==> flow/design.v <==
`timescale 1ns / 1ps
module FIR(
    input clk,
    input reset,
    input enable_fir,
    input signed [15:0] fir_data_in,
    output reg signed [31:0] fir_data_out 
    );
    reg signed [15:0] buff0, buff1, buff2, buff3, buff4, buff5, buff6, buff7, buff8, buff9, buff10, buff11, buff12, buff13, buff14;
    wire signed [15:0] tap0, tap1, tap2, tap3, tap4, tap5, tap6, tap7, tap8, tap9, tap10, tap11, tap12, tap13, tap14; 
    reg signed [31:0] acc0, acc1, acc2, acc3, acc4, acc5, acc6, acc7, acc8, acc9, acc10, acc11, acc12, acc13, acc14; 
    assign tap0 = 16'hfe64;
    assign tap1 = 16'hfc8a; 
    assign tap2 = 16'hfc04; 
    assign tap3 = 16'hff93; 
    assign tap4 = 16'h0883; 
    assign tap5 = 16'h14ef; 
    assign tap6 = 16'h1ff7; 
    assign tap7 = 16'h2463; 
    assign tap8 = 16'h1ff7; 
    assign tap9 = 16'h14ef;
    assign tap10 = 16'h0883; 
    assign tap11 = 16'hff93; 
    assign tap12 = 16'hfc04; 
    assign tap13 = 16'hfc8a; 
    assign tap14 = 16'hfe64;
	always @ (posedge clk)
        begin
            if(enable_fir == 1'b1)
                begin
                    buff0 <= fir_data_in;
                    acc0 <= tap0 * buff0;
                    buff1 <= buff0;  
                    acc1 <= tap1 * buff1;
                    buff2 <= buff1; 
                    acc2 <= tap2 * buff2;
                    buff3 <= buff2;     
                    acc3 <= tap3 * buff3;
                    buff4 <= buff3;  
                    acc4 <= tap4 * buff4;
                    buff5 <= buff4; 
                    acc5 <= tap5 * buff5;
                    buff6 <= buff5;  
                    acc6 <= tap6 * buff6;
                    buff7 <= buff6; 
                    acc7 <= tap7 * buff7;
                    buff8 <= buff7;  
                    acc8 <= tap8 * buff8;
                    buff9 <= buff8;     
                    acc9 <= tap9 * buff9;
                    buff10 <= buff9;   
                    acc10 <= tap10 * buff10;
                    buff11 <= buff10;    
                    acc11 <= tap11 * buff11;
                    buff12 <= buff11;    
                    acc12 <= tap12 * buff12;
                    buff13 <= buff12;  
                    acc13 <= tap13 * buff13;  
                    buff14 <= buff13;  
                    acc14 <= tap14 * buff14;  
                end
        end   
    always @ (posedge clk) 
        begin
            if (enable_fir == 1'b1)
                begin
                    fir_data_out <= acc0 + acc1 + acc2 + acc3 + acc4 + acc5 + acc6 + acc7 + acc8 + acc9 + acc10 + acc11 + acc12 + acc13 + acc14;
                end
        end 
endmodule
`timescale 1 ns / 1 ps
module AXIS_FIR_v1_0_S_AXIS #
    (
        parameter integer C_S_AXIS_TDATA_WIDTH	= 16
    )
    (
        input wire [3:0] s_axis_tkeep,
        output reg enable_fir,
        output reg [C_S_AXIS_TDATA_WIDTH-1 : 0] fir_data_in,
        input wire  S_AXIS_ACLK,
        input wire  S_AXIS_ARESETN,
        output wire  S_AXIS_TREADY,
        input wire [C_S_AXIS_TDATA_WIDTH-1 : 0] S_AXIS_TDATA,
        input wire [(C_S_AXIS_TDATA_WIDTH/8)-1 : 0] S_AXIS_TSTRB,
        input wire  S_AXIS_TLAST,
        input wire  S_AXIS_TVALID
    );
    function integer clogb2 (input integer bit_depth);
        begin
            for(clogb2=0; bit_depth>0; clogb2=clogb2+1)
                bit_depth = bit_depth >> 1;
        end
    endfunction
    localparam NUMBER_OF_INPUT_WORDS  = 8;
    localparam bit_num  = clogb2(NUMBER_OF_INPUT_WORDS-1);
    parameter [1:0] IDLE        = 1'b0,  
                    WRITE_FIFO  = 1'b1;  
    reg axis_tready;
    reg mst_exec_state; 
    genvar byte_index;   
    wire fifo_wren;
    reg fifo_full_flag;
    reg [bit_num-1:0] write_pointer;
    reg writes_done;
    assign S_AXIS_TREADY = axis_tready;
    always @ (posedge S_AXIS_ACLK) 
        begin  
            if (!S_AXIS_ARESETN) 
                begin
                  mst_exec_state <= IDLE;
                  axis_tready <= 1'b0;
                end  
            else
                case (mst_exec_state)
                    IDLE: 
                        if (S_AXIS_TVALID)
                            begin
                                mst_exec_state <= WRITE_FIFO;
                                axis_tready <= 1'b1;  
                            end
                        else
                            begin
                                mst_exec_state <= IDLE;
                                axis_tready <= 1'b0;  
                            end
                    WRITE_FIFO: 
                        if (writes_done)
                            begin
                                mst_exec_state <= IDLE;
                            end
                        else
                            begin
                                mst_exec_state <= WRITE_FIFO;
                            end
                endcase
        end
    always@(posedge S_AXIS_ACLK)
        begin
            if(!S_AXIS_ARESETN)
                begin
                    write_pointer <= 0;
                    writes_done <= 1'b0;
                end  
            else
                if (write_pointer <= NUMBER_OF_INPUT_WORDS-1)
                    begin
                        if (fifo_wren)
                            begin
                                write_pointer <= write_pointer + 1;
                                writes_done <= 1'b0;
                            end
                        if ((write_pointer == NUMBER_OF_INPUT_WORDS-1)|| S_AXIS_TLAST)
                            begin
                                writes_done <= 1'b1;
                            end
                    end  
        end
    assign fifo_wren = S_AXIS_TVALID && axis_tready;
    generate 
        for (byte_index=0; byte_index<= (C_S_AXIS_TDATA_WIDTH/8-1); byte_index=byte_index+1)
            begin:FIFO_GEN
                reg  [(C_S_AXIS_TDATA_WIDTH/4)-1:0] stream_data_fifo [0 : NUMBER_OF_INPUT_WORDS-1];
                always @ (posedge S_AXIS_ACLK)
                    begin
                        if (fifo_wren) 
                            begin
                                stream_data_fifo[write_pointer] <= S_AXIS_TDATA[(byte_index*8+7) -: 8];
                            end  
                    end  
            end		
    endgenerate
    always @ (posedge S_AXIS_ACLK)
        begin  
            if (!S_AXIS_ARESETN)
                begin 
                    enable_fir <= 1'b0;
                    fir_data_in <= 16'd0;
                end
            else if (fifo_wren)
                begin
                    enable_fir <= 1'b1;
                    fir_data_in <= S_AXIS_TDATA;
                end
            else 
                begin 
                    enable_fir <= enable_fir;
                    fir_data_in <= fir_data_in;
                end
        end  
endmodule
`timescale 1ns / 1ps
module AXIS_FIR_v1_0_M_AXIS #
    (
        parameter integer C_M_AXIS_TDATA_WIDTH	= 32,
        parameter integer C_M_START_COUNT	= 32
    )
	(
        output reg [3:0] m_axis_tkeep,
        input wire enable_fir,
        input wire [C_M_AXIS_TDATA_WIDTH-1 : 0] fir_data_out,
        input wire  M_AXIS_ACLK,
        input wire  M_AXIS_ARESETN,
        output wire  M_AXIS_TVALID,
        output wire [C_M_AXIS_TDATA_WIDTH-1 : 0] M_AXIS_TDATA,
        output wire [(C_M_AXIS_TDATA_WIDTH/8)-1 : 0] M_AXIS_TSTRB,
        output wire  M_AXIS_TLAST,
        input wire  M_AXIS_TREADY 
	);
	localparam NUMBER_OF_OUTPUT_WORDS = 8;                                               
	function integer clogb2 (input integer bit_depth);                                   
        begin                                                                              
            for(clogb2=0; bit_depth>0; clogb2=clogb2+1)                                      
                bit_depth = bit_depth >> 1;                                                    
        end                                                                                
	endfunction                                                                          
	localparam integer WAIT_COUNT_BITS = clogb2(C_M_START_COUNT-1);                      
	localparam bit_num  = clogb2(NUMBER_OF_OUTPUT_WORDS);                                
	parameter [1:0] IDLE          = 2'b00,  
	                INIT_COUNTER  = 2'b01,  
	                SEND_STREAM   = 2'b10;  
	reg [1:0] mst_exec_state;  
	reg [bit_num-1:0] read_pointer;                                                      
	reg [WAIT_COUNT_BITS-1 : 0] count;
	wire axis_tvalid;
	reg axis_tvalid_delay;
	wire axis_tlast;
	reg axis_tlast_delay;
	reg [C_M_AXIS_TDATA_WIDTH-1 : 0] stream_data_out;
	wire tx_en;
	reg tx_done;
	assign M_AXIS_TVALID = axis_tvalid_delay;
	assign M_AXIS_TDATA	 = stream_data_out;
	assign M_AXIS_TLAST	 = axis_tlast_delay;
	assign M_AXIS_TSTRB	 = {(C_M_AXIS_TDATA_WIDTH/8){1'b1}};
    always @(posedge M_AXIS_ACLK)                                             
        begin                                                                     
            if (!M_AXIS_ARESETN)                                                    
                begin                                                                 
                    mst_exec_state <= IDLE;                                             
                    count    <= 0;                                                      
                end                                                                   
            else                                                                    
                case (mst_exec_state)                                                 
                    IDLE:                                                               
                                mst_exec_state <= INIT_COUNTER;                              
                    INIT_COUNTER:                                                       
                        if (count == C_M_START_COUNT - 1)                               
                            begin                                                           
                                mst_exec_state <= SEND_STREAM;                               
                            end                                                             
                        else                                                              
                            begin                                                           
                                count <= count + 1;                                           
                                mst_exec_state <= INIT_COUNTER;                              
                            end                                                             
                    SEND_STREAM:                                                        
                        if (tx_done)                                                      
                            begin                                                           
                                mst_exec_state <= INIT_COUNTER;
                                count <= 0;                                     
                            end                                                             
                        else                                                              
                            begin                                                           
                                mst_exec_state <= SEND_STREAM;                                
                            end                                                             
                endcase                                                               
        end                                                                       
    assign axis_tvalid = (mst_exec_state != IDLE);
	assign axis_tlast = (read_pointer == NUMBER_OF_OUTPUT_WORDS-1);                                
    always @(posedge M_AXIS_ACLK)                                                                  
        begin                                                                                          
            if (!M_AXIS_ARESETN)                                                                         
                begin                                                                                      
                    axis_tvalid_delay <= 1'b0;                                                               
                    axis_tlast_delay <= 1'b0;                                                                
                end                                                                                        
            else                                                                                         
                begin                                                                                      
                    axis_tvalid_delay <= axis_tvalid;                                                        
                    axis_tlast_delay <= axis_tlast;                                                          
                end                                                                                        
        end                                                                                            
    always@(posedge M_AXIS_ACLK)                                               
        begin                                                                            
            if(!M_AXIS_ARESETN)                                                            
                begin                                                                        
                    read_pointer <= 0;                                                         
                    tx_done <= 1'b0;                                                           
                end                                                                          
            else                                                                           
            if (read_pointer <= NUMBER_OF_OUTPUT_WORDS-1)                                
                begin                                                                      
                    if (tx_en)                                                               
                        begin                                                                  
                            read_pointer <= read_pointer + 1;                                    
                            tx_done <= 1'b0;                                                     
                        end                                                                    
                end                                                                        
            else if (read_pointer == NUMBER_OF_OUTPUT_WORDS)                             
                begin                                                                      
                    tx_done <= 1'b1;   
                    read_pointer <= 0;  
                end                                                                        
        end                                                                              
	assign tx_en = M_AXIS_TREADY && axis_tvalid;   
    always @( posedge M_AXIS_ACLK )                  
        begin                                            
            if(!M_AXIS_ARESETN)                            
                begin                                        
                    stream_data_out <= 1;                      
                end                                          
            else if (tx_en) 
                begin                                        
                    stream_data_out <= fir_data_out;  
                end                                          
        end                                              
    always @ (posedge M_AXIS_ACLK)
        begin
            if (enable_fir == 1'b1 && M_AXIS_ARESETN == 1'b1)
                begin
                    m_axis_tkeep <= 4'hf;
                end
            else
                begin
                    m_axis_tkeep <= 4'h0;
                end
        end    
endmodule
`timescale 1 ns / 1 ps
module AXIS_FIR_v1_0 # 
    (
        parameter integer C_S_AXIS_TDATA_WIDTH	= 16,
        parameter integer C_M_AXIS_TDATA_WIDTH	= 32,
        parameter integer C_M_AXIS_START_COUNT	= 32
    )
    (
        input wire [3:0] s_axis_tkeep,
        output wire [3:0] m_axis_tkeep,
        input wire  s_axis_aclk,
        input wire  s_axis_aresetn,
        output wire  s_axis_tready,
        input wire [C_S_AXIS_TDATA_WIDTH-1 : 0] s_axis_tdata,
        input wire [(C_S_AXIS_TDATA_WIDTH/8)-1 : 0] s_axis_tstrb,
        input wire  s_axis_tlast,
        input wire  s_axis_tvalid,
        input wire  m_axis_aclk,
        input wire  m_axis_aresetn,
        output wire  m_axis_tvalid,
        output wire [C_M_AXIS_TDATA_WIDTH-1 : 0] m_axis_tdata,
        output wire [(C_M_AXIS_TDATA_WIDTH/8)-1 : 0] m_axis_tstrb,
        output wire  m_axis_tlast,
        input wire  m_axis_tready
    );
    wire [C_S_AXIS_TDATA_WIDTH-1 : 0] fir_data_in;
    wire [C_M_AXIS_TDATA_WIDTH-1 : 0] fir_data_out;
    wire enable_fir;
    AXIS_FIR_v1_0_S_AXIS # ( 
        .C_S_AXIS_TDATA_WIDTH(C_S_AXIS_TDATA_WIDTH)
    ) AXIS_FIR_v1_0_S_AXIS_inst (
        .s_axis_tkeep(s_axis_tkeep),
        .enable_fir(enable_fir),
        .fir_data_in(fir_data_in),
        .S_AXIS_ACLK(s_axis_aclk),
        .S_AXIS_ARESETN(s_axis_aresetn),
        .S_AXIS_TREADY(s_axis_tready),
        .S_AXIS_TDATA(s_axis_tdata),
        .S_AXIS_TSTRB(s_axis_tstrb),
        .S_AXIS_TLAST(s_axis_tlast),
        .S_AXIS_TVALID(s_axis_tvalid)
    );
    AXIS_FIR_v1_0_M_AXIS # ( 
        .C_M_AXIS_TDATA_WIDTH(C_M_AXIS_TDATA_WIDTH),
        .C_M_START_COUNT(C_M_AXIS_START_COUNT)
    ) AXIS_FIR_v1_0_M_AXIS_inst (
        .m_axis_tkeep(m_axis_tkeep),
        .enable_fir(enable_fir),
        .fir_data_out(fir_data_out),
        .M_AXIS_ACLK(s_axis_aclk),
        .M_AXIS_ARESETN(s_axis_aresetn),
        .M_AXIS_TVALID(m_axis_tvalid),
        .M_AXIS_TDATA(m_axis_tdata),
        .M_AXIS_TSTRB(m_axis_tstrb),
        .M_AXIS_TLAST(m_axis_tlast),
        .M_AXIS_TREADY(m_axis_tready)
    );
    FIR LPF_FIR_inst (
        .clk(s_axis_aclk),
        .reset(s_axis_aresetn),
        .enable_fir(enable_fir),
        .fir_data_in(fir_data_in),  
        .fir_data_out(fir_data_out)  
    );
endmodule
==> flow/run.sh <==
#!/bin/bash
# the make line also repeats each setting of config.mk as NAME=value (left out here)
make -C /OpenROAD-flow-scripts/flow DESIGN_CONFIG=/design/flow/config.mk WORK_HOME=/design/flow/orfs CLKGATE_MAP_FILE= finish
==> flow/config.mk <==
export PLATFORM = sky130hd
export DESIGN_NAME = AXIS_FIR_v1_0
export DESIGN_NICKNAME = AXIS_FIR_v1_0
export VERILOG_FILES = /design/flow/design.v
export SDC_FILE = /design/flow/constraint.sdc
export NUM_CORES = 4
export LEC_CHECK = 0
export CAP_MARGIN = 20
export CELL_PAD_IN_SITES_GLOBAL_PLACEMENT = 0
export CORE_ASPECT_RATIO = 0.72
export CORE_MARGIN = 2
export CORE_UTILIZATION = 72
export CTS_CLUSTER_DIAMETER = 254
export GPL_ROUTABILITY_DRIVEN = 1
export GPL_TIMING_DRIVEN = 1
export HOLD_SLACK_MARGIN = -0.08
export SETUP_SLACK_MARGIN = 0.71
export SLEW_MARGIN = 20
export TNS_END_PERCENT = 65
==> flow/constraint.sdc <==
create_clock -name core_clock -period 5.5 [get_ports {s_axis_aclk}]
set_input_delay 1.1000 -clock core_clock [delete_from_list [all_inputs] [get_ports {s_axis_aclk}]]
set_output_delay 1.1000 -clock core_clock [all_outputs]
set_load 0.01 [all_outputs]
==> results of run 1 <==
==> metrics by stage <==
| stage | setup slack (ns) | utilization | hold slack [ns] | instances |
|---|---|---|---|---|
| 2_1_floorplan | -0.5572 | - | 0.4081 | 7360 |
| 6_report | -0.8005 | 0.8634 | 0.4334 | 9866 |
| 3_5_place_dp | -0.9653 | 0.7909 | 0.4199 | 9502 |
| 4_1_cts | -0.6791 | 0.8393 | 0.4333 | 9761 |
| 5_1_grt | -0.9853 | 0.8633 | 0.4443 | 9861 |
| 3_3_place_gp | -0.8372 | 0.7909 | 0.4111 | 9502 |
==> routing by layer <==
layer / vias up / global-route usage / routed length (µm) / share of wire
met2: 3287 / 0.5960 / 107000 / 0.45
met5: - / 0 / 146 / 0.00062
met4: 20 / 0.1228 / 12090 / 0.051
met3: 890 / 0.08763 / 25090 / 0.11
li1: 25490 / - / - / -
met1: 29240 / 0.5460 / 91910 / 0.39
==> final cells by class <==
cell class                 instances  area, µm²
multi-input combinational       4573      55960
fill                            5481      15260
antenna                            5      12.51
inverter                        2026       7620
timing repair buffer             911       7585
clock inverter                    55      540.5
tap                             1484       1857
sequential                       717      20830
clock buffer                      95       2101
==> timing repair <==
action	in CTS	in global routing
hold buffers	0	0
setup buffers	109	100
gates resized	450	397
endpoints found under the setup margin	128	149
pin swaps	261	297
==> impl_metrics.yaml, run 1 <==
# flow metrics
outcome:
  status: "failed layout checks"
  violations: "negative setup slack"
synthesis:
  synth-main-ff-cell: "edfxtp_1"
  yosysChipArea_um2: 81120
  synthCells: 7357
  aoi_share: 0.06880
  mux_share: 0.005352
  synthTopCellsByCount: "2,026 x inv_1, 1,288 x ha_1, 1,137 x fa_1"
  synth.avg_cell_area_um2: 11.03
  yosysWarnings: 3
  synth-xor-area-share: 0.04578
  yosysTopAreaCell: "fa_1"
  synth_cell_type_count: 77
  ys_sh_simple: 0.04791
  syn-cell-area_um2: 81120
  synth-edff-count: 647
  ys_seq_share: 0.2568
  yosysMostFrequentCell: "inv_1"
  logic_family: "adder cells"
  ys_cells: 7357
  synthTopCellsByArea: "fa_1 28%, edfxtp_1 24%, ha_1 20%, inv_1 9.4%, xnor2_1 3.6%"
  async_reset_ff_frac: 0
  synth_flop_count: 717
  yosys.area_share.adder: 0.4792
  top_cell_area_share: 0.2806
drt:
  wirelength_um: 236200
  drt.antenna.violating_nets: 0
  vias: 58930
  wl_per_cell_um: 23.94
  avgViaCountPerCell: 5.973
  dr.pass1.iters: 6
  drc_errors: 0
  drt_iter0_drc: 6151
worst_setup_path:
  slowest_stage: "fa_1"
  cpMostUsedCell: "fa_1"
  endpoint: "LPF_FIR_inst.acc6[24]"
  reg2reg_setup_slack_ns: -0.80
  criticalPathCategory: "register to register"
  critPathArrivalTime_ns: 6.73
  rr_worst_depth: 22
  cp_max_fo: 5
  worst-path-stages: 22
  cp.required_ns: 5.93
  r2r-start: "LPF_FIR_inst.buff6[6]"
  endpoint_kind: "register"
  r2r_end: "LPF_FIR_inst.acc6[24]"
  path_delay_family: "adder cells"
  cp-start-kind: "register"
  max_stage_delay_ns: 0.66
  path_cells: "fa_1 > inv_2 > fa_1 > inv_2 > fa_1 > fa_1 > fa_1 > inv_2 > fa_1 > inv_2 > ha_4 > buf_6 > a21o_1 > a31oi_4 > o311ai_4 > a32o_2 > buf_6 > buf_6 > o21ai_4 > nor2b_2 > o21ai_1 > a21boi_1"
  cp-startpoint: "LPF_FIR_inst.buff6[6]"
  crit_buf_inv: 7
global_routing:
  grt_max_degree: 156
  antenna_found_initial: 18
  overflow: 0
  grt_pass1_vias: 59980
  grt_usage: 0.3848
  grt_pass1_wl_um: 334700
timing:
  drv_slew: 0
  tightest_slew_ns: 1.038
  period_used_share: 1.146
  rsz0062_at_grt: "yes"
  period_minus_slack_ns: 6.301
  slew_headroom: 0.3063
  worst_clock_skew_ns: 0.02740
  hold_viol: 0
  fmax_ghz: 0.1587
  setup_violations: 76
  worst_slack_ns: -0.8005
  fin_setup_tns_ns: -28.07
min_path:
  holdPathEnd: "LPF_FIR_inst.buff0[11]"
  hold_path_class: "register to register"
  min_path_cells: 0
  worstHoldStart: "AXIS_FIR_v1_0_S_AXIS_inst.fir_data_in[11]"
clock_tree:
  htreeDepth: 3
  clk_latency_ns: 0.70
  clockBufferDepth: 3
  ctsRootBufferMaster: "clkbuf_16"
  clkTransAtPathRegs_ns: 0.07
  clock_sinks: 717
  tritoncts: "done"
  numCtsBuffers: 81
placed_design:
  gp_congestion: 1.016
  numPortBuffers: 59
  place_hpwl_um: 169900
  place_area_um2: 88400
finish:
  fin_area_um2: 96510
  nets: 10760
  area_growth_pct: 18.97
floorplan:
  fp_util: 0.7258
  coreArea_um2: 111800
  row_count: 104
  die_w_um: 399.6
  die_y_um: 288.8
  io_pins: 72
  dieArea_um2: 115400
run:
  log.warning_count: 124
  max-cap-violations: 0
==> run 2: changes to the inputs <==
Settings changed: ABC_AREA set to 1, CAP_MARGIN 20 to 15, CELL_PAD_IN_SITES_GLOBAL_PLACEMENT 0 to unset, CORE_ASPECT_RATIO 0.72 to unset, CTS_CLUSTER_DIAMETER 254 to 28, CTS_CLUSTER_SIZE set to 44, GPL_ROUTABILITY_DRIVEN 1 to unset, GPL_TIMING_DRIVEN 1 to unset, SETUP_SLACK_MARGIN 0.71 to 0.03, TNS_END_PERCENT 65 to unset.
Clock period 5.5 ns to 4.08 ns, I/O delays scaled along.
==> run 2 against run 1 <==
Net effect:
- die area increased by 8.1%
- the run now fails in global routing
- synthesized area increased by 8.2%
- synthesized cell count increased by 29%
==> impl_metrics.yaml, run 2 <==
# implementation run metrics
floorplan:
  row_count: 128
  io_pins: 72
  fp_util: 0.7230
  dieArea_um2: 124700
  die_w_um: 353.1
  die_y_um: 353.1
  coreArea_um2: 121400
synthesis:
  ys_seq_share: 0.2373
  yosysTopAreaCell: "fa_1"
  synth.avg_cell_area_um2: 9.233
  yosysWarnings: 3
  yosys.area_share.adder: 0.4430
  synth-main-ff-cell: "edfxtp_1"
  yosysChipArea_um2: 87760
  synthTopCellsByCount: "2,576 x inv_1, 1,508 x nand2_1, 1,288 x ha_1"
  async_reset_ff_frac: 0
  synth-edff-count: 647
  synth-xor-area-share: 0.03202
  synthCells: 9506
  synth_flop_count: 717
  synth_cell_type_count: 50
  syn-cell-area_um2: 87760
  aoi_share: 0.04636
  yosysMostFrequentCell: "inv_1"
  synthTopCellsByArea: "fa_1 26%, edfxtp_1 22%, ha_1 18%, inv_1 11%, nand2_1 6.4%"
  mux_share: 0.0002566
  top_cell_area_share: 0.2594
  logic_family: "adder cells"
  ys_sh_simple: 0.1286
  ys_cells: 9506
placed_design:
  dp_cells: 11950
  place_hpwl_um: 221000
  gp_congestion: 1.021
  numPortBuffers: 59
clock_tree:
  clockBufferDepth: 3
  numCtsBuffers: 183
  clock_sinks: 717
  ctsRootBufferMaster: "clkbuf_16"
  htreeDepth: 4
outcome:
  error: "[ERROR GRT-0116] Global routing finished with congestion. Check the congestion regions in the DRC Viewer."
  haltStage: "global routing"
  status: "stopped before the end"
global_routing:
  grt_usage: 0.8090
  overflow: 2256
## run 2: per-layer routing
layer  GRT usage  GRT overflow
met5      0.5528            51
met4      0.7166           460
met3      0.7166           339
met2      0.9401           959
met1      0.8163           447
## run 2: per-stage QoR
| step | hold WS (ns) | setup WS [ns] | TNS [ns] | area [µm²] |
|---|---|---|---|---|
| after detailed placement | 0.4220 | -1.733 | -136.98 | 97270 |
| after floorplan | 0.4090 | -1.335 | -779.49 | 88710 |
| after CTS | 0.4372 | -1.252 | -117.99 | 110300 |
| after global placement | 0.4167 | -1.595 | -122.09 | 97270 |
## run 2: repair_timing
action                                   CTS
endpoints found under the hold margin      0
gates cloned                               1
hold buffers                               0
setup buffers                            188
resized                                 1287
pin swaps                                670
endpoints found under the setup margin   160
==> run 3: changes to the inputs <==
Settings changed: ABC_AREA 1 to unset, CAP_MARGIN 15 to 5, CELL_PAD_IN_SITES_DETAIL_PLACEMENT set to 2, CELL_PAD_IN_SITES_GLOBAL_PLACEMENT set to 0, CORE_ASPECT_RATIO set to 0.87, CORE_MARGIN 2 to 5, CORE_UTILIZATION 72 to 40, CTS_CLUSTER_DIAMETER 28 to unset, CTS_CLUSTER_SIZE 44 to unset, GPL_ROUTABILITY_DRIVEN set to 0, GPL_TIMING_DRIVEN set to 0, HOLD_SLACK_MARGIN -0.08 to unset, MAX_ROUTING_LAYER set to met5, MIN_ROUTING_LAYER set to met2, PLACE_DENSITY_LB_ADDON set to 0.03, SETUP_SLACK_MARGIN 0.03 to unset, SLEW_MARGIN 20 to 10.
Clock period 4.08 ns to 8.96 ns, I/O delays scaled along.
==> run 3 against run 2 <==
Net effect:
- the run now finishes clean
- die area up 70%
- synthesized cell count down 23%
- synthesized area decreased by 7.6%
==> impl_metrics.yaml, run 3 <==
# flow metrics
outcome:
  status: "finished clean"
floorplan:
  die_y_um: 430.1
  coreArea_um2: 202100
  fp_util: 0.4013
  row_count: 154
  io_pins: 72
  dieArea_um2: 211900
  die_w_um: 492.8
worst_setup_path:
  endpoint: "LPF_FIR_inst.fir_data_out[30]"
  cp.required_ns: 9.44
  worst-path-stages: 20
  path_delay_family: "adder cells"
  crit_buf_inv: 3
  cp-start-kind: "register"
  r2r_end: "LPF_FIR_inst.fir_data_out[30]"
  cpMostUsedCell: "fa_1"
  criticalPathCategory: "register to register"
  endpoint_kind: "register"
  r2r-start: "LPF_FIR_inst.buff1[2]"
  cp-startpoint: "LPF_FIR_inst.buff1[2]"
  path_cells: "inv_1 > fa_1 > fa_1 > inv_1 > fa_1 > fa_1 > fa_1 > fa_1 > ha_1 > inv_1 > fa_1 > nor2b_1 > o31a_1 > o31ai_1 > a21oi_1 > a31oi_1 > o21ai_1 > o31ai_1 > or4b_1 > o311ai_0"
  reg2reg_setup_slack_ns: 0.77
  max_stage_delay_ns: 0.88
  slowest_stage: "fa_1"
  critPathArrivalTime_ns: 8.66
  cp_max_fo: 5
  rr_worst_depth: 20
synthesis:
  top_cell_area_share: 0.2806
  async_reset_ff_frac: 0
  yosys.area_share.adder: 0.4792
  synth_cell_type_count: 77
  synth-edff-count: 647
  ys_seq_share: 0.2568
  yosysChipArea_um2: 81120
  yosysWarnings: 3
  synth_flop_count: 717
  logic_family: "adder cells"
  ys_cells: 7357
  synthTopCellsByCount: "2,026 x inv_1, 1,288 x ha_1, 1,137 x fa_1"
  mux_share: 0.005352
  yosysTopAreaCell: "fa_1"
  synth.avg_cell_area_um2: 11.03
  yosysMostFrequentCell: "inv_1"
  synth-main-ff-cell: "edfxtp_1"
  ys_sh_simple: 0.04791
  synthCells: 7357
  synth-xor-area-share: 0.04578
  syn-cell-area_um2: 81120
  aoi_share: 0.06880
  synthTopCellsByArea: "fa_1 28%, edfxtp_1 24%, ha_1 20%, inv_1 9.4%, xnor2_1 3.6%"
drt:
  avgViaCountPerCell: 6.978
  drc_errors: 0
  drt_iter0_drc: 8806
  dr.pass1.iters: 8
  wl_per_cell_um: 24.28
  drt.antenna.violating_nets: 0
  vias: 71890
  wirelength_um: 250200
global_routing:
  grt_pass1_vias: 90310
  busiest_layer: "met3"
  gr-usage-met2: 0.4086
  use_met1: 0
  grt_use_met3: 0.4985
  antenna_found_initial: 28
  grt_usage: 0.3529
  grt_pass1_wl_um: 378700
  grt_max_degree: 64
  overflow: 0
clock_tree:
  numCtsBuffers: 91
  clockBufferDepth: 3
  htreeDepth: 3
  clk_latency_ns: 0.77
  cts_setup_buffers: 0
  clkTransAtPathRegs_ns: 0.06
  ctsRootBufferMaster: "clkbuf_16"
  clock_sinks: 717
  tritoncts: "done"
  hold_buffers: 0
  cts_resized: 0
timing:
  period_minus_slack_ns: 8.187
  setup_violations: 0
  drv_slew: 0
  hold_viol: 0
  worst_clock_skew_ns: 0.06250
  rsz0062_at_grt: "no"
  period_used_share: 0.9137
  slew_headroom: 0.1845
  tightest_slew_ns: 1.223
  hold_ws_ns: 0.4415
  fmax_ghz: 0.1222
run:
  max-cap-violations: 0
  log.warning_count: 110
min_path:
  holdPathEnd: "LPF_FIR_inst.buff0[6]"
  hold_path_class: "register to register"
  min_path_cells: 0
  worstHoldStart: "AXIS_FIR_v1_0_S_AXIS_inst.fir_data_in[6]"
finish:
  area_growth_pct: 9.282
  nets: 9982
  nFillCells: 20710
  fin_area_um2: 88650
placed_design:
  numPortBuffers: 58
  place_area_um2: 85470
  place_hpwl_um: 200900
run 3: per-layer routing:
metal | vias up | routed length, µm
met2 | 20500 | 126600
met1 | 26250 | 0
li1 | 23820 | -
met5 | - | 3326
met4 | 104 | 13090
met3 | 1217 | 107200
run 3: cell type report:
class	count	area (µm²)	area share
Multi-Input combinational cell	4573	52510	0.5923
Clock inverter	62	695.7	0.007847
Inverter	2026	7605	0.08578
Antenna cell	49	122.6	0.001383
Tap cell	2652	3318	0.03743
Clock buffer	105	2361	0.02663
Timing Repair Buffer	75	1016	0.01146
Sequential cell	717	20830	0.2350
Buffer	44	192.7	0.002173
run 3: metrics by stage:
step	setup TNS (ns)	cells	utilization	worst slack [ns]
after floorplan	0	7360	-	0.3874
after global placement	-2424.37	10070	0.4207	-3.865
after detailed placement	0	10090	0.4229	1.345
after CTS	0	10250	0.4380	1.255
after global routing	0	10280	0.4383	0.5234
final	0	10300	0.4386	0.7734
==> run 4: changes to the inputs <==
Settings changed: ABC_AREA set to 1, CAP_MARGIN 5 to 20, CELL_PAD_IN_SITES_DETAIL_PLACEMENT 2 to unset, CELL_PAD_IN_SITES_GLOBAL_PLACEMENT 0 to unset, CORE_ASPECT_RATIO 0.87 to unset, CORE_MARGIN 5 to 2, CORE_UTILIZATION 40 to 72, CTS_CLUSTER_DIAMETER set to 253, GPL_ROUTABILITY_DRIVEN 0 to unset, GPL_TIMING_DRIVEN 0 to unset, MAX_ROUTING_LAYER met5 to unset, MIN_ROUTING_LAYER met2 to unset, PLACE_DENSITY_LB_ADDON 0.03 to 0.04, SLEW_MARGIN 10 to 20.
Clock period 8.96 ns to 5.35 ns, I/O delays scaled along.
==> run 4 against run 3 <==
Net effect:
- now fails the layout checks on negative setup slack
- final cell count is 13% higher
- sequential cell count stayed put
- critical path depth fell by 1
- setup slack got worse by 1.3 ns
- highest routed layer unchanged
- global-route usage up 4.8 points
==> impl_metrics.yaml, run 4 <==
# flow metrics
clock_tree:
  clockBufferDepth: 3
  hold_buffers: 0
  clk_latency_ns: 0.72
  tritoncts: "done"
  htreeDepth: 3
  clkTransAtPathRegs_ns: 0.07
  numCtsBuffers: 83
  clock_sinks: 717
  ctsRootBufferMaster: "clkbuf_16"
worst_setup_path:
  slowest_stage: "fa_1"
  criticalPathCategory: "register to register"
  endpoint_kind: "register"
  crit_buf_inv: 5
  cp_max_fo: 5
  max_stage_delay_ns: 0.74
  cpMostUsedCell: "fa_1"
  path_delay_family: "adder cells"
  critPathArrivalTime_ns: 6.32
  cp-start-kind: "register"
  path_cells: "buf_6 > fa_1 > inv_1 > fa_1 > inv_1 > fa_1 > fa_1 > fa_1 > inv_1 > fa_1 > inv_1 > ha_4 > nand2_2 > nor2_4 > nand2_2 > nor4_4 > nand2_1 > nand3_1 > nand2_2"
  reg2reg_setup_slack_ns: -0.53
  cp-startpoint: "LPF_FIR_inst.buff8[5]"
  rr_worst_depth: 19
  cp.required_ns: 5.80
  r2r-start: "LPF_FIR_inst.buff8[5]"
  worst-path-stages: 19
  endpoint: "LPF_FIR_inst.acc8[30]"
  r2r_end: "LPF_FIR_inst.acc8[30]"
synthesis:
  logic_family: "adder cells"
  synth_flop_count: 717
  aoi_share: 0.04636
  yosysWarnings: 3
  ys_cells: 9506
  synth.avg_cell_area_um2: 9.233
  async_reset_ff_frac: 0
  top_cell_area_share: 0.2594
  yosysTopAreaCell: "fa_1"
  ys_seq_share: 0.2373
  mux_share: 0.0002566
  yosysChipArea_um2: 87760
  yosysMostFrequentCell: "inv_1"
  ys_sh_simple: 0.1286
  synthTopCellsByCount: "2,576 x inv_1, 1,508 x nand2_1, 1,288 x ha_1"
  synth-xor-area-share: 0.03202
  synthCells: 9506
  syn-cell-area_um2: 87760
  synth_cell_type_count: 50
  synthTopCellsByArea: "fa_1 26%, edfxtp_1 22%, ha_1 18%, inv_1 11%, nand2_1 6.4%"
  synth-edff-count: 647
  yosys.area_share.adder: 0.4430
  synth-main-ff-cell: "edfxtp_1"
finish:
  nFillCells: 7467
  fin_util: 0.8025
  area_growth_pct: 11.00
  nets: 12440
outcome:
  status: "failed layout checks"
  violations: "negative setup slack"
placed_design:
  numPortBuffers: 59
  gp_congestion: 1.029
  dp_slack_ns: -0.1445
  place_hpwl_um: 203100
floorplan:
  die_w_um: 353.1
  dieArea_um2: 124700
  io_pins: 72
  fp_util: 0.7230
  die_y_um: 353.1
  row_count: 128
  coreArea_um2: 121400
drt:
  routed-wl-met2_um: 119100
  wirelength_um: 254500
  drt_iter0_drc: 7344
  met3_length_um: 24290
  drt.antenna.violating_nets: 0
  drt-met1-wl_um: 96660
  drc_errors: 0
  vias: 67880
  wl_per_cell_um: 21.79
  avgViaCountPerCell: 5.811
  dr.pass1.iters: 7
  routed.top_layer: "met5"
timing:
  fmax_ghz: 0.1702
  period_used_share: 1.098
  period_minus_slack_ns: 5.875
  fin_setup_tns_ns: -6.015
  tightest_slew_ns: 1.066
  setup_violations: 16
  worst_slack_ns: -0.5253
  slew_headroom: 0.2885
  worst_clock_skew_ns: 0.05323
  hold_viol: 0
  rsz0062_at_grt: "yes"
  drv_slew: 0
global_routing:
  grt_pass1_vias: 68950
  grt_pass1_wl_um: 381300
  grt_usage: 0.4013
  antenna_found_initial: 8
  overflow: 0
  grt_max_degree: 127
min_path:
  hold_path_class: "register to register"
  worstHoldStart: "AXIS_FIR_v1_0_S_AXIS_inst.fir_data_in[9]"
  min_path_cells: 0
  holdPathEnd: "LPF_FIR_inst.buff0[9]"
run:
  max-cap-violations: 0
  log.warning_count: 125
==> run 4: metal layers <==
layer,vias up,GRT usage
met5,-,0
met4,6,0.1711
met3,878,0.06310
met2,3625,0.6597
met1,32910,0.5340
li1,30460,-
==> run 4: final cells by class <==
type,instances,area [µm²],area share
Antenna cell,1,2.502,0.00002569
Inverter,2584,9707,0.09964
Sequential cell,717,20830,0.2139
Multi-Input combinational cell,6179,58640,0.6019
Clock inverter,48,475.5,0.004881
Timing Repair Buffer,420,3423,0.03514
Clock buffer,107,2302,0.02363
Tap cell,1625,2033,0.02087
==> run 4: repair_timing <==
| item | in CTS | in global routing |
|---|---|---|
| endpoints found under the setup margin | 30 | 83 |
| buffers inserted | 28 | 79 |
| pin swaps | 0 | 127 |
| gates cloned | 0 | 0 |
| gates resized | 17 | 347 |
==> run 4: stage by stage <==
| step | std cells | instance area, µm² | hold WS (ns) |
|---|---|---|---|
| 6_report | 11680 | 97420 | 0.4296 |
| 5_1_grt | 11680 | 97410 | 0.4397 |
| 4_1_cts | 11600 | 95430 | 0.4333 |
| 3_5_place_dp | 11420 | 92390 | 0.4172 |
| 3_3_place_gp | 11420 | 92390 | 0.4131 |
| 2_1_floorplan | 9509 | 87980 | 0.4090 |
==> run 5: changes to the inputs <==
Settings changed: ABC_AREA 1 to unset, CORE_UTILIZATION 72 to 64, CTS_CLUSTER_DIAMETER 253 to unset, PLACE_DENSITY_LB_ADDON 0.04 to unset.
Clock period 5.35 ns to 6.01 ns, I/O delays scaled along.
==> run 5 against run 4 <==
Net effect:
- the layout still fails its checks (negative setup slack)
- routed wire length decreased by 26%
- count of clock-buffer cells in the layout is 4 lower
- first-iteration DRC count shrank 51%
- setup slack gained 0.42 ns
- register-to-register slack gained 0.42 ns
- non-clock buffer count grew 34
- critical endpoint is now LPF_FIR_inst.fir_data_out[30]
- highest routed layer is now met4
==> impl_metrics.yaml, run 5 <==
# flow metrics
outcome:
  status: "failed layout checks"
  violations: "negative setup slack"
drt:
  wl_per_cell_um: 19.74
  drt.antenna.violating_nets: 0
  avgViaCountPerCell: 5.406
  wirelength_um: 189000
  dr.pass1.iters: 6
  n_antenna_cell: 0
  drc_errors: 0
  drt_iter0_drc: 3575
  vias: 51760
synthesis:
  ys_sh_simple: 0.04791
  logic_family: "adder cells"
  synthTopCellsByArea: "fa_1 28%, edfxtp_1 24%, ha_1 20%, inv_1 9.4%, xnor2_1 3.6%"
  synth_cell_type_count: 77
  yosys.area_share.adder: 0.4792
  synth-edff-count: 647
  syn-cell-area_um2: 81120
  synthTopCellsByCount: "2,026 x inv_1, 1,288 x ha_1, 1,137 x fa_1"
  synthCells: 7357
  synth_flop_count: 717
  synth.avg_cell_area_um2: 11.03
  mux_share: 0.005352
  synth-main-ff-cell: "edfxtp_1"
  top_cell_area_share: 0.2806
  synth-xor-area-share: 0.04578
  ys_seq_share: 0.2568
  aoi_share: 0.06880
  async_reset_ff_frac: 0
  yosysWarnings: 3
  yosysTopAreaCell: "fa_1"
  ys_cells: 7357
  yosysChipArea_um2: 81120
  yosysMostFrequentCell: "inv_1"
worst_setup_path:
  r2r_end: "LPF_FIR_inst.fir_data_out[30]"
  reg2reg_setup_slack_ns: -0.10
  critPathArrivalTime_ns: 6.63
  rr_worst_depth: 18
  criticalPathCategory: "register to register"
  cpMostUsedCell: "fa_1"
  cp_max_fo: 4
  crit_buf_inv: 2
  cp.required_ns: 6.53
  endpoint_kind: "register"
  cp-startpoint: "LPF_FIR_inst.acc2[19]"
  path_delay_family: "adder cells"
  max_stage_delay_ns: 0.65
  endpoint: "LPF_FIR_inst.fir_data_out[30]"
  r2r-start: "LPF_FIR_inst.acc2[19]"
  path_cells: "inv_1 > fa_2 > inv_2 > fa_2 > fa_1 > fa_1 > fa_1 > fa_1 > ha_4 > a41oi_2 > o21ai_1 > a31o_4 > a221o_1 > a31oi_4 > o21ai_2 > o31ai_2 > or4b_1 > o311ai_1"
  cp-start-kind: "register"
  worst-path-stages: 18
  slowest_stage: "fa_2"
placed_design:
  numPortBuffers: 59
  place_hpwl_um: 158700
  gp_congestion: 0.9525
  dp_cells: 9354
  place_area_um2: 86260
  dp_slack_ns: -0.2895
floorplan:
  die_y_um: 360.0
  coreArea_um2: 125700
  fp_util: 0.6452
  io_pins: 72
  dieArea_um2: 129600
  die_w_um: 360.0
  row_count: 130
run:
  max-cap-violations: 0
  log.warning_count: 121
timing:
  slew_headroom: 0.2689
  setup_violations: 2
  period_used_share: 1.017
  hold_viol: 0
  drv_slew: 0
  fmax_ghz: 0.1636
  worst_clock_skew_ns: 0.03192
  worst_slack_ns: -0.1007
  tightest_slew_ns: 1.097
  rsz0062_at_grt: "yes"
  period_minus_slack_ns: 6.111
global_routing:
  overflow: 0
  grt_pass1_vias: 54420
  antenna_found_initial: 1
  grt_pass1_wl_um: 301700
  grt_usage: 0.3041
  grt_max_degree: 177
clock_tree:
  clk_latency_ns: 0.70
  htreeDepth: 3
  clkTransAtPathRegs_ns: 0.06
  ctsRootBufferMaster: "clkbuf_16"
  tritoncts: "done"
  numCtsBuffers: 84
  clockBufferDepth: 3
  clock_sinks: 717
finish:
  fin_util: 0.7178
  fin_area_um2: 90250
  nets: 10310
  nFillCells: 9295
  fin_cells: 9575
  area_growth_pct: 11.25
min_path:
  min_path_cells: 0
  holdPathEnd: "LPF_FIR_inst.buff0[8]"
  worstHoldStart: "AXIS_FIR_v1_0_S_AXIS_inst.fir_data_in[8]"
  hold_path_class: "register to register"
## run 5: timing repair
action,4_1_cts,5_1_grt
setup endpoints to repair,17,47
buffers inserted,18,51
resized,71,118
hold buffers,0,0
pin swaps,44,85
## run 5: layout make-up
type                       count  area (µm²)  area share
clock buffer                 103        2237     0.02479
clock inverter                52       530.5    0.005878
inverter                    2026        7617     0.08440
multi-input combinational   4573       53260      0.5902
sequential                   717       20830      0.2308
tap                         1650        2064     0.02287
timing repair buffer         454        3705     0.04105
## run 5: per-stage QoR
step	hold slack [ns]	setup TNS, ns
floorplan	0.4081	-0.04722
global placement	0.4126	-0.9618
detailed placement	0.4233	-1.493
CTS	0.4306	-0.04610
global route	0.4468	-1.582
finish	0.4342	-0.1307
## run 5: routing by layer
metal,vias up,share of wire,global-route usage
met5,-,0,0
li1,24580,-,-
met1,25890,0.45,0.4312
met3,209,0.048,0.03634
met2,1076,0.47,0.4987
met4,0,0.028,0.08387
==> run 6: changes to the inputs <==
Settings changed: ABC_AREA set to 1, CORE_UTILIZATION 64 to 72, MAX_ROUTING_LAYER set to met4, PLACE_DENSITY_LB_ADDON set to 0.02, SETUP_SLACK_MARGIN set to 1.36.
Clock period 6.01 ns to 4.6 ns, I/O delays scaled along.
==> run 6 against run 5 <==
Net effect:
- the flow now stops in global routing
- synthesized cell count rose by 29%
- die area is 3.8% lower
- synthesized area up 8.2%
==> impl_metrics.yaml, run 6 <==
# implementation run metrics
synthesis:
  top_cell_area_share: 0.2594
  yosysTopAreaCell: "fa_1"
  synth-xor-area-share: 0.03202
  yosysChipArea_um2: 87760
  synth_cell_type_count: 50
  synthCells: 9506
  ys_seq_share: 0.2373
  ys_cells: 9506
  yosysMostFrequentCell: "inv_1"
  synth-edff-count: 647
  synth.avg_cell_area_um2: 9.233
  logic_family: "adder cells"
  synthTopCellsByArea: "fa_1 26%, edfxtp_1 22%, ha_1 18%, inv_1 11%, nand2_1 6.4%"
  synthTopCellsByCount: "2,576 x inv_1, 1,508 x nand2_1, 1,288 x ha_1"
  yosys.area_share.adder: 0.4430
  aoi_share: 0.04636
  ys_sh_simple: 0.1286
  yosysWarnings: 3
  async_reset_ff_frac: 0
  syn-cell-area_um2: 87760
  synth-main-ff-cell: "edfxtp_1"
  mux_share: 0.0002566
  synth_flop_count: 717
floorplan:
  row_count: 128
  dieArea_um2: 124700
  coreArea_um2: 121400
  die_y_um: 353.1
  die_w_um: 353.1
  io_pins: 72
  fp_util: 0.7230
clock_tree:
  htreeDepth: 3
  numCtsBuffers: 82
  clockBufferDepth: 3
  clock_sinks: 717
  ctsRootBufferMaster: "clkbuf_16"
global_routing:
  grt_usage: 0.6933
  overflow: 48
placed_design:
  dp_cells: 11800
  place_area_um2: 96060
  numPortBuffers: 59
  gp_congestion: 1.032
  place_hpwl_um: 209400
outcome:
  error: "[ERROR GRT-0232] Routing congestion too high. Check the congestion heatmap in the GUI."
  status: "stopped before the end"
  haltStage: "global routing"
-- run 6: per-layer routing --
| metal | global-route usage | GRT overflow |
|---|---|---|
| met5 | - | - |
| met4 | 0.6061 | 26 |
| met3 | 0.5069 | 9 |
| met2 | 0.8624 | 13 |
| met1 | 0.7048 | 0 |
-- run 6: repair_timing --
action	CTS
pin swaps	556
endpoints found under the setup margin	296
hold buffers	0
gates cloned	1
buffers inserted	151
resized	1023
-- run 6: stage by stage --
| stage | hold WS, ns | setup slack, ns |
|---|---|---|
| 2_1_floorplan | 0.4090 | -0.8149 |
| 3_3_place_gp | 0.4136 | -0.7250 |
| 3_5_place_dp | 0.4185 | -0.8064 |
| 4_1_cts | 0.4356 | -0.6478 |
==> run 7: changes to the inputs <==
Settings changed: ABC_AREA 1 to unset, MAX_ROUTING_LAYER met4 to unset, PLACE_DENSITY set to 0.64, PLACE_DENSITY_LB_ADDON 0.02 to unset, SETUP_SLACK_MARGIN 1.36 to unset.
Clock period 4.6 ns to 5.42 ns, I/O delays scaled along.
==> run 7 against run 6 <==
Net effect:
- now fails the layout checks on negative setup slack
- synthesized cell count decreased by 23%
- synthesized area decreased by 7.6%
- die area decreased by 7.5%
==> impl_metrics.yaml, run 7 <==
# flow metrics
outcome:
  status: "failed layout checks"
  violations: "negative setup slack"
floorplan:
  io_pins: 72
  dieArea_um2: 115400
  fp_util: 0.7231
  coreArea_um2: 112200
  die_y_um: 339.7
  die_w_um: 339.7
  row_count: 123
synthesis:
  synth-xor-area-share: 0.04578
  synth-main-ff-cell: "edfxtp_1"
  syn-cell-area_um2: 81120
  synthTopCellsByArea: "fa_1 28%, edfxtp_1 24%, ha_1 20%, inv_1 9.4%, xnor2_1 3.6%"
  mux_share: 0.005352
  synth.avg_cell_area_um2: 11.03
  yosysMostFrequentCell: "inv_1"
  yosysTopAreaCell: "fa_1"
  top_cell_area_share: 0.2806
  synth_cell_type_count: 77
  aoi_share: 0.06880
  logic_family: "adder cells"
  ys_seq_share: 0.2568
  synth-edff-count: 647
  yosysChipArea_um2: 81120
  async_reset_ff_frac: 0
  ys_sh_simple: 0.04791
  synth_flop_count: 717
  ys_cells: 7357
  yosysWarnings: 3
  synthTopCellsByCount: "2,026 x inv_1, 1,288 x ha_1, 1,137 x fa_1"
  yosys.area_share.adder: 0.4792
  synthCells: 7357
drt:
  avgViaCountPerCell: 5.781
  routed-wl-met2_um: 104300
  vias: 56550
  drc_errors: 0
  met3_length_um: 15330
  routed.top_layer: "met5"
  drt_iter0_drc: 4277
  dr.pass1.iters: 8
  wl_per_cell_um: 22.13
  drt-met1-wl_um: 83910
  wirelength_um: 216400
  drt.antenna.violating_nets: 0
worst_setup_path:
  cpMostUsedCell: "fa_1"
  crit_buf_inv: 4
  cp.required_ns: 5.84
  path_delay_family: "adder cells"
  cp-startpoint: "LPF_FIR_inst.buff6[7]"
  slowest_stage: "fa_1"
  endpoint: "LPF_FIR_inst.acc6[30]"
  cp-start-kind: "register"
  reg2reg_setup_slack_ns: -0.86
  rr_worst_depth: 20
  worst-path-stages: 20
  cp_max_fo: 5
  criticalPathCategory: "register to register"
  path_cells: "fa_1 > inv_2 > fa_1 > inv_1 > fa_1 > fa_1 > fa_1 > inv_1 > fa_1 > inv_2 > ha_4 > nand3_4 > a2111oi_4 > a22oi_2 > o21ai_2 > nand4_1 > a2111o_1 > nor2b_4 > o31a_1 > xnor2_1"
  endpoint_kind: "register"
  r2r-start: "LPF_FIR_inst.buff6[7]"
  max_stage_delay_ns: 0.60
  r2r_end: "LPF_FIR_inst.acc6[30]"
  critPathArrivalTime_ns: 6.70
timing:
  rsz0062_at_grt: "yes"
  setup_violations: 77
  worst_slack_ns: -0.8604
  hold_viol: 0
  hold_ws_ns: 0.4295
  worst_clock_skew_ns: 0.02869
  slew_headroom: 0.3074
  tightest_slew_ns: 1.039
  period_minus_slack_ns: 6.280
  period_used_share: 1.159
  fmax_ghz: 0.1592
  drv_slew: 0
clock_tree:
  ctsRootBufferMaster: "clkbuf_16"
  hold_buffers: 0
  clockBufferDepth: 3
  clk_latency_ns: 0.69
  clock_sinks: 717
  numCtsBuffers: 83
  htreeDepth: 3
  clkTransAtPathRegs_ns: 0.06
  tritoncts: "done"
placed_design:
  gp_congestion: 0.9397
  dp_cells: 9498
  numPortBuffers: 59
  place_hpwl_um: 163900
  place_area_um2: 88620
run:
  max-cap-violations: 0
  log.warning_count: 121
min_path:
  min_path_cells: 0
  holdPathEnd: "LPF_FIR_inst.buff0[7]"
  hold_path_class: "register to register"
  worstHoldStart: "AXIS_FIR_v1_0_S_AXIS_inst.fir_data_in[7]"
global_routing:
  grt_pass1_wl_um: 321500
  grt_pass1_vias: 59380
  antenna_found_initial: 6
  grt_max_degree: 166
  overflow: 0
  grt_usage: 0.3630
finish:
  nFillCells: 5818
  area_growth_pct: 16.95
  fin_cells: 9781
  nets: 10670
  fin_area_um2: 94870
run 7: routing by layer:
layer | vias to the layer above | track usage
li1 | 25280 | -
met1 | 28280 | 0.4849
met2 | 2281 | 0.6035
met3 | 694 | 0.04979
met4 | 6 | 0.1510
met5 | - | 0
run 7: through the flow:
step | setup TNS [ns] | setup slack, ns | util
final | -24.17 | -0.8604 | 0.8456
after global routing | -33.93 | -0.9756 | 0.8456
after CTS | -13.20 | -0.5863 | 0.8287
after detailed placement | -20.38 | -0.8847 | 0.7899
after global placement | -14.75 | -0.7260 | 0.7899
after floorplan | -8.303 | -0.6210 | -
run 7: cell type report:
type                            count  area [µm²]  share of cell area
Sequential cell                   717       20830              0.2196
Clock buffer                      119        2306             0.02431
Multi-Input combinational cell   4573       55280              0.5827
Timing Repair Buffer              810        6610             0.06968
Clock inverter                     34       339.1            0.003574
Antenna cell                        2       5.005          0.00005275
Inverter                         2026        7622             0.08035
Tap cell                         1500        1877             0.01978
run 7: what timing repair did:
action                     4_1_cts  5_1_grt
setup endpoints to repair       76       90
hold endpoints to repair         0        0
buffers inserted                90       83
cloned                           0        0
resized                        270      321
pin swaps                      178      254
==> run 8: changes to the inputs <==
Settings changed: CAP_MARGIN 20 to 15, MAX_ROUTING_LAYER set to met4, PLACE_DENSITY 0.64 to unset.
Clock period 5.42 ns to 5.15 ns, I/O delays scaled along.
==> run 8 against run 7 <==
Net effect:
- the layout still fails its checks (negative setup slack)
- fmax down 0.62%
- utilization rose by 1.8 points
- synthesized cell count unchanged
==> impl_metrics.yaml, run 8 <==
# flow metrics
worst_setup_path:
  criticalPathCategory: "register to register"
  cp.required_ns: 5.58
  max_stage_delay_ns: 0.66
  rr_worst_depth: 22
  path_cells: "buf_6 > buf_6 > fa_1 > inv_2 > fa_1 > inv_1 > fa_2 > fa_2 > fa_1 > inv_1 > fa_2 > inv_2 > ha_4 > a211oi_2 > o21ai_1 > a21oi_1 > o21a_1 > o211ai_1 > o21ai_2 > o21a_1 > buf_4 > xnor2_1"
  crit_buf_inv: 7
  worst-path-stages: 22
  critPathArrivalTime_ns: 6.75
  endpoint_kind: "register"
  slowest_stage: "fa_1"
  path_delay_family: "adder cells"
  reg2reg_setup_slack_ns: -1.17
  endpoint: "LPF_FIR_inst.acc8[27]"
  r2r_end: "LPF_FIR_inst.acc8[27]"
  cp-startpoint: "LPF_FIR_inst.buff8[6]"
  r2r-start: "LPF_FIR_inst.buff8[6]"
  cp-start-kind: "register"
  cp_max_fo: 4
synthesis:
  yosysWarnings: 3
  logic_family: "adder cells"
  async_reset_ff_frac: 0
  mux_share: 0.005352
  aoi_share: 0.06880
  top_cell_area_share: 0.2806
  synth-main-ff-cell: "edfxtp_1"
  synth_flop_count: 717
  yosysMostFrequentCell: "inv_1"
  yosysTopAreaCell: "fa_1"
  synthCells: 7357
  yosys.area_share.adder: 0.4792
  syn-cell-area_um2: 81120
  synthTopCellsByArea: "fa_1 28%, edfxtp_1 24%, ha_1 20%, inv_1 9.4%, xnor2_1 3.6%"
  synth-xor-area-share: 0.04578
  ys_cells: 7357
  ys_sh_simple: 0.04791
  yosysChipArea_um2: 81120
  ys_seq_share: 0.2568
  synth_cell_type_count: 77
  synthTopCellsByCount: "2,026 x inv_1, 1,288 x ha_1, 1,137 x fa_1"
  synth-edff-count: 647
  synth.avg_cell_area_um2: 11.03
floorplan:
  row_count: 123
  io_pins: 72
  die_w_um: 339.7
  dieArea_um2: 115400
  coreArea_um2: 112200
  die_y_um: 339.7
  fp_util: 0.7231
global_routing:
  grt_usage: 0.3900
  overflow: 0
  grt_max_degree: 119
  grt_pass1_vias: 60910
  grt_pass1_wl_um: 333400
  antenna_found_initial: 10
clock_tree:
  clk_latency_ns: 0.69
  hold_buffers: 0
  numCtsBuffers: 84
  clock_sinks: 717
  tritoncts: "done"
  clkTransAtPathRegs_ns: 0.07
  htreeDepth: 3
  clockBufferDepth: 3
  ctsRootBufferMaster: "clkbuf_16"
drt:
  drt.antenna.violating_nets: 0
  avgViaCountPerCell: 5.921
  met3_length_um: 18740
  dr.pass1.iters: 9
  routed.top_layer: "met4"
  wirelength_um: 232300
  drc_errors: 0
  wl_per_cell_um: 23.42
  drt_iter0_drc: 5093
  drt-met1-wl_um: 86430
  vias: 58720
  routed-wl-met2_um: 111100
min_path:
  worstHoldStart: "AXIS_FIR_v1_0_S_AXIS_inst.fir_data_in[11]"
  holdPathEnd: "LPF_FIR_inst.buff0[11]"
  hold_path_class: "register to register"
  min_path_cells: 0
finish:
  final-comb-area_um2: 55880
  nFillCells: 5392
  fin_util: 0.8638
  area_growth_pct: 19.46
  seq_area_um2: 20830
  nets: 10790
timing:
  fmax_ghz: 0.1582
  period_minus_slack_ns: 6.320
  setup_violations: 103
  fin_setup_tns_ns: -55.04
  tightest_slew_ns: 0.9777
  rsz0062_at_grt: "yes"
  slew_headroom: 0.3482
  hold_viol: 0
  drv_slew: 0
  worst_slack_ns: -1.170
  period_used_share: 1.227
  worst_clock_skew_ns: 0.03758
placed_design:
  numPortBuffers: 59
  gp_congestion: 0.9893
  place_hpwl_um: 167200
outcome:
  violations: "negative setup slack"
  status: "failed layout checks"
run:
  max-cap-violations: 0
  log.warning_count: 121
==> run 8: stage by stage <==
stage | hold slack (ns) | setup WS (ns) | cell area, µm² | cells
2_1_floorplan | 0.4081 | -0.8910 | 81830 | 7360
3_3_place_gp | 0.4128 | -0.9074 | 89590 | 9602
3_5_place_dp | 0.4180 | -1.003 | 89590 | 9602
4_1_cts | 0.4161 | -0.8649 | 94990 | 9852
5_1_grt | 0.4310 | -1.240 | 96900 | 9916
6_report | 0.4158 | -1.170 | 96910 | 9917
==> run 8: cell type report <==
cell class	instances	share of cell area
Clock inverter	51	0.005087
Inverter	2026	0.07868
Multi-Input combinational cell	4573	0.5767
Sequential cell	717	0.2150
Tap cell	1500	0.01937
Clock buffer	102	0.02447
Antenna cell	10	0.0002582
Timing Repair Buffer	938	0.08049
==> run 8: routing by layer <==
metal / GRT usage / vias up
met5: - / -
met3: 0.05360 / 1024
met2: 0.6274 / 2906
met4: 0.1736 / 0
met1: 0.4980 / 29210
li1: - / 25580
==> run 8: repair_timing <==
action | 4_1_cts | 5_1_grt
pin swaps | 242 | 250
resized | 385 | 329
setup buffers | 133 | 93
setup endpoints to repair | 99 | 115
==> run 9: changes to the inputs <==
Settings changed: ABC_AREA set to 1, CORE_UTILIZATION 72 to 40, MIN_ROUTING_LAYER set to met2, SETUP_SLACK_MARGIN set to -0.36.
Clock period 5.15 ns to 8.0 ns, I/O delays scaled along.
==> run 9 against run 8 <==
Net effect:
- die area up 93%
- the run now finishes clean
- sequential cell count unchanged
- synthesized area is 8.2% higher
- clock skew up 0.0086 ns
- synthesized cell count grew 29%
==> impl_metrics.yaml, run 9 <==
# flow metrics
outcome:
  status: "finished clean"
floorplan:
  die_y_um: 472.4
  row_count: 171
  io_pins: 72
  die_w_um: 472.4
  coreArea_um2: 217600
  fp_util: 0.4033
  dieArea_um2: 223200
synthesis:
  synthTopCellsByArea: "fa_1 26%, edfxtp_1 22%, ha_1 18%, inv_1 11%, nand2_1 6.4%"
  ys_seq_share: 0.2373
  ys_sh_simple: 0.1286
  syn-cell-area_um2: 87760
  synth_flop_count: 717
  top_cell_area_share: 0.2594
  synth.avg_cell_area_um2: 9.233
  synthCells: 9506
  synth-main-ff-cell: "edfxtp_1"
  yosysTopAreaCell: "fa_1"
  synthTopCellsByCount: "2,576 x inv_1, 1,508 x nand2_1, 1,288 x ha_1"
  yosysMostFrequentCell: "inv_1"
  mux_share: 0.0002566
  yosysChipArea_um2: 87760
  synth-xor-area-share: 0.03202
  logic_family: "adder cells"
  synth_cell_type_count: 50
  ys_cells: 9506
  async_reset_ff_frac: 0
  yosysWarnings: 3
  aoi_share: 0.04636
  synth-edff-count: 647
  yosys.area_share.adder: 0.4430
drt:
  dr.pass1.iters: 13
  vias: 87340
  wirelength_um: 278400
  drc_errors: 0
  wl_per_cell_um: 21.89
  drt_iter0_drc: 14780
  drt.antenna.violating_nets: 0
  avgViaCountPerCell: 6.868
clock_tree:
  tritoncts: "done"
  clock_sinks: 717
  clk_latency_ns: 0.80
  numCtsBuffers: 93
  ctsRootBufferMaster: "clkbuf_16"
  cts_resized: 0
  cts_setup_buffers: 0
  clkTransAtPathRegs_ns: 0.06
  hold_buffers: 0
  clockBufferDepth: 3
  htreeDepth: 3
worst_setup_path:
  cp-start-kind: "register"
  path_cells: "inv_1 > fa_1 > inv_1 > fa_1 > fa_1 > fa_1 > fa_1 > fa_1 > ha_1 > a21oi_1 > o21ai_0 > a21oi_1 > nand3_1 > nand2_1 > nand2_1"
  endpoint: "LPF_FIR_inst.fir_data_out[28]"
  rr_worst_depth: 15
  r2r_end: "LPF_FIR_inst.fir_data_out[28]"
  criticalPathCategory: "register to register"
  cpMostUsedCell: "fa_1"
  reg2reg_setup_slack_ns: 1.68
  r2r-start: "LPF_FIR_inst.acc11[30]"
  cp.required_ns: 8.55
  cp_max_fo: 7
  path_delay_family: "adder cells"
  critPathArrivalTime_ns: 6.87
  crit_buf_inv: 2
  max_stage_delay_ns: 0.89
  slowest_stage: "edfxtp_1"
  cp-startpoint: "LPF_FIR_inst.acc11[30]"
  worst-path-stages: 15
  endpoint_kind: "register"
timing:
  hold_ws_ns: 0.4274
  fin_setup_tns_ns: 0
  tightest_slew_ns: 1.075
  rsz0062_at_grt: "no"
  slew_headroom: 0.2828
  worst_clock_skew_ns: 0.04614
  fmax_ghz: 0.1582
  drv_slew: 0
  setup_violations: 0
  period_minus_slack_ns: 6.320
  period_used_share: 0.7900
  hold_viol: 0
global_routing:
  grt_pass1_wl_um: 414800
  grt_usage: 0.3930
  antenna_found_initial: 32
  grt_pass1_vias: 100100
  grt_max_degree: 157
  overflow: 0
min_path:
  hold_path_class: "register to register"
  holdPathEnd: "LPF_FIR_inst.buff0[9]"
  worstHoldStart: "AXIS_FIR_v1_0_S_AXIS_inst.fir_data_in[9]"
  min_path_cells: 0
placed_design:
  numPortBuffers: 59
  place_hpwl_um: 230400
  gp_congestion: 1.058
finish:
  area_growth_pct: 8.875
  fin_util: 0.4391
  nets: 12110
run:
  log.warning_count: 122
  max-cap-violations: 0
## run 9: layout make-up
class / count / area, µm²
Fill cell: 21220 / 122000
Multi-Input combinational cell: 6179 / 57090
Sequential cell: 717 / 20830
Inverter: 2584 / 9699
Tap cell: 2854 / 3571
Clock buffer: 108 / 2476
Clock inverter: 68 / 803.3
Timing Repair Buffer: 77 / 758.2
Antenna cell: 130 / 325.3
## run 9: metrics by stage
step | worst slack [ns] | instances | instance area, µm²
final | 1.680 | 12720 | 95550
after global routing | 1.328 | 12690 | 95500
after global placement | 1.858 | 12410 | 91950
after detailed placement | 1.848 | 12410 | 91950
after floorplan | 2.509 | 9509 | 87780
after CTS | 1.789 | 12590 | 95230
## run 9: layer usage
metal	GRT usage	part of all wire
met1	-	0
met3	0.5346	0.43
met2	0.4434	0.49
met4	0.04717	0.080
met5	-	0
